== v6 ==
Design alu, start of the top module:
module alu #(parameter DATA_WIDTH = 32, OP = 3)
(
    input wire start,
    input wire clk,
    input wire reset_n,
    input wire [DATA_WIDTH - 1 : 0] A,
    input wire [DATA_WIDTH - 1 : 0] B,
    input wire [OP - 1 : 0] op,
    output reg [DATA_WIDTH - 1 : 0] result,
    output reg done
);
Size: ~100 I/O pins.
export LEC_CHECK = 0
export CAP_MARGIN = 20
export CORE_MARGIN = 2
export CORE_UTILIZATION = 72
export CTS_CLUSTER_DIAMETER = 343
export PLACE_DENSITY = 0.65
export SETUP_SLACK_MARGIN = 1.96
export SLEW_MARGIN = 20
create_clock -name core_clock -period 6.65 [get_ports {clk}]
run.sh (not shown) runs the stock make flow with config.mk's settings and CLKGATE_MAP_FILE=.
For v6, the flow was terminated by a tool error in 5_1_grt and produced no final design.
What v1 does differently from v6 at the input level:
# v6
export LEC_CHECK = 0
export CAP_MARGIN = 20
export CORE_MARGIN = 2
export CORE_UTILIZATION = 72
export CTS_CLUSTER_DIAMETER = 343
export PLACE_DENSITY = 0.65
export SETUP_SLACK_MARGIN = 1.96
export SLEW_MARGIN = 20
create_clock -name core_clock -period 6.65 [get_ports {clk}]
# v1
export LEC_CHECK = 0
export CAP_MARGIN = 20
export CORE_MARGIN = 2
export CORE_UTILIZATION = 64
export SLEW_MARGIN = 20
create_clock -name core_clock -period 9.23 [get_ports {clk}]
## What came out
- v1 completed; timing, DRC and antenna clean
- The number of instances in the placed design reported for v1 is smaller than that of v6 by 61.
- Compared to v6, v1 has pre-CTS setup slack 2.09 ns higher.
- The run showing the greater placed standard-cell area is v6.
Input-level comparison between v59 and v1:
# v1
export LEC_CHECK = 0
export CAP_MARGIN = 20
export CORE_MARGIN = 2
export CORE_UTILIZATION = 64
export SLEW_MARGIN = 20
create_clock -name core_clock -period 9.23 [get_ports {clk}]
# v59
export LEC_CHECK = 0
export CAP_MARGIN = 20
export CORE_MARGIN = 2
export CORE_UTILIZATION = 63
export CTS_CLUSTER_DIAMETER = 213
export CTS_CLUSTER_SIZE = 98
export SLEW_MARGIN = 20
create_clock -name core_clock -period 4.03 [get_ports {clk}]
Findings:
v59 never completed; the flow aborted with a tool error in 5_1_grt.
On area of the chip, v1 beats v59.
Summary: placed wire-length estimate after detailed placement, v59 worse than v1
On post-cts resize count: between v59 and v1, it ends up lower for v1.
The worst slack at placement number comes out higher for v1 vs v59.
Number of buffers added by the clock tree synthesis step of v1 is on par with v59.
In the tables for v59 and v1, placeable core region reads higher with v59.
Reported for v59 and v1, summed standard-cell area reported by yosys turned out identical to the last digit.
The inputs of v30 differ from those of v59 as listed below.
# v59
export LEC_CHECK = 0
export CAP_MARGIN = 20
export CORE_MARGIN = 2
export CORE_UTILIZATION = 63
export CTS_CLUSTER_DIAMETER = 213
export CTS_CLUSTER_SIZE = 98
export SLEW_MARGIN = 20
create_clock -name core_clock -period 4.03 [get_ports {clk}]
# v30
export LEC_CHECK = 0
export CAP_MARGIN = 20
export CORE_MARGIN = 2
export CORE_UTILIZATION = 72
export CTS_CLUSTER_SIZE = 99
export SLEW_MARGIN = 20
create_clock -name core_clock -period 11.2 [get_ports {clk}]
### Flow results
Overall die height (v30 vs. v59) decreases by a few percent
Of v59 and v30, the higher total die size belongs to v59.
Taking v59 as the reference, in v30 async set-or-reset flop fraction in the synthesized netlist saw little to no change, number of cells upsized or downsized after cts saw a decrease, synthesized flop and latch total saw little to no change, horizontal die dimension saw a decrease, post-synth area from yosys stat saw little to no change.
Of v59 and v30, just one finished clean: v30.
Going from v59 to v30, estimated wirelength of the detail-placed design shrank by more than 10%.

========
Starting RTL as in the previous note.
clock: 12.4 ns
lec_check: 0
abc_area: 0
cap_margin: 20
core_aspect_ratio: 0.96
core_margin: 2
core_utilization: 72
cts_cluster_size: 29
place_density: 0.67
setup_slack_margin: 3.14
slew_margin: 10
The baseline aborted during global routing (5_1_grt) on GRT-0116.
Next try:
ABC_AREA = default   (was 0)
CORE_ASPECT_RATIO = default   (was 0.96)
CORE_UTILIZATION = 45   (was 72)
CTS_CLUSTER_SIZE = default   (was 29)
PLACE_DENSITY = default   (was 0.67)
SETUP_SLACK_MARGIN = default   (was 3.14)
SLEW_MARGIN = 20   (was 10)
clock period = 9.23 ns   (was 12.4 ns; I/O delays follow)
After rerunning: With this change the flow ran to the end with no violations. Die size increases by 59%. Area after synthesis is unchanged. Synthesized cell count stays the same.
Next try:
CORE_UTILIZATION = 72   (was 45)
PLACE_DENSITY = 0.65   (was default)
SETUP_SLACK_MARGIN = 0.42   (was default)
clock period = 6.65 ns   (was 9.23 ns; I/O delays follow)
After rerunning: This time the run stopped in global routing (5_1_grt) (GRT-0116); synthesized cell count stays the same; synthesized area stays the same; die area shrinks by 37%.

========
run 1:
Starting RTL as in the previous note.
Settings: LEC_CHECK=0, ABC_AREA=0, CAP_MARGIN=20, CORE_ASPECT_RATIO=0.96, CORE_MARGIN=2, CORE_UTILIZATION=60, CTS_CLUSTER_SIZE=29, GPL_ROUTABILITY_DRIVEN=0, MAX_ROUTING_LAYER=met4, PLACE_DENSITY_LB_ADDON=0.07, SLEW_MARGIN=10, TNS_END_PERCENT=30; clock period 12.4 ns.
Here is what was changed in the inputs of run 2 compared with run 1.
Settings: putting CTS_CLUSTER_DIAMETER at 312 where nothing was set; swapping 60 for 48 in CORE_UTILIZATION; swapping 29 for 100 in CTS_CLUSTER_SIZE; swapping 0 for 1 in ABC_AREA; swapping 0.96 for 0.5 in CORE_ASPECT_RATIO; clearing GPL_ROUTABILITY_DRIVEN, which used to be 0; clearing MAX_ROUTING_LAYER, which used to be met4.
==> results <==
Run 2 drops more vias than run 1. Run 1 has a lower area after synthesis than run 2. In run 2 relative to run 1, placement-stage cell area had gone up by a little under 10%. Run 2: worst setup slack is 460 ps higher than what run 1 reported. Compared run 2 against run 1; area fraction of clock buffers and clock inverters within noise. From run 1 to run 2, storage element area did not move at all.
[inputs] run 3 vs run 2
Settings: a deleted CORE_ASPECT_RATIO that had been 0.5; a deleted ABC_AREA that had been 1; a change of CTS_CLUSTER_SIZE from 100 to 98; a deleted TNS_END_PERCENT that had been 30; a deleted PLACE_DENSITY_LB_ADDON that had been 0.07; a change of CORE_UTILIZATION from 48 to 55; a change of SLEW_MARGIN from 10 to 20; a deleted CTS_CLUSTER_DIAMETER that had been 312; a change of the clock period (ns, I/O delays scaled along) from 12.4 to 4.49.
==> comparison <==
- What the final checks of run 3 revealed, after a flow that finished every stage, was a layout that fails on setup timing.
- Looking at the reports, run 2 completed the entire flow and the layout it produced met the timing, design-rule and antenna checks.
- Run 3 ends up with a flip-flop and latch share of the layout cell area that is 1.1 points lower than in run 2.
- Looking at required time of the worst setup path, run 3 sits 7970 ps below run 2.
- Run 3 vs. run 2: cell count after placement saw a decrease, overall die height saw an increase.
- Changes observed in run 3 relative to run 2: global routing usage summed across all routing layers +14 points; met3 usage in global routing +6.1 points.
- The standard cells in run 3 occupy more silicon area than those in run 2 do.
- Run 2 ended up with result_reg[28] as its endpoint of the most critical setup path; run 3 ended up with result_reg[23].
- Width of the chip down 36% in run 3 wrt run 2
- Final wirelength: run 3 vs run 2 up about 26%
The following lists how run 4 was set up differently from run 3:
Settings: removing CTS_CLUSTER_SIZE (formerly 98); changing CORE_UTILIZATION from 55 to 57; changing the clock period (ns, I/O delays scaled along) from 4.49 to 7.78.
[summary]
Run comparison: run 4 worst setup path endpoint result_reg[30]; run 3 worst setup path endpoint result_reg[23]
Cmp run 3 and run 4 / final clock skew / higher: run 3
Relative to run 3, the detailed-routing iteration count for the pre-antenna-repair pass of run 4 is lower by 6.
Area added between synthesis and finish delta for run 4 relative to run 3: 8.1 points lower
Summary — routing usage on met2, run 4 relative to run 3: lower, by 1.1 points.
Post-placement setup slack (higher): run 4
Fraction of the cycle the final worst path needs (lower): run 4
Compared with run 3, run 4 shows a lower routability-driven placement congestion ratio.
Launching element of the worst setup path = A[11]: run 3; launching element of the worst setup path = A[4]: run 4
Compared run 4 vs run 3, and instance count on the critical path is up in run 4.
Taking run 3 as the reference point, the delay of the slowest cell on the worst path of run 4 falls by 140 ps.
Completing all stages was not enough for run 4: its layout failed the final checks because of setup timing.
Non-clock buffer count in the final layout shrinks by more than 10% when moving from run 3 to run 4.
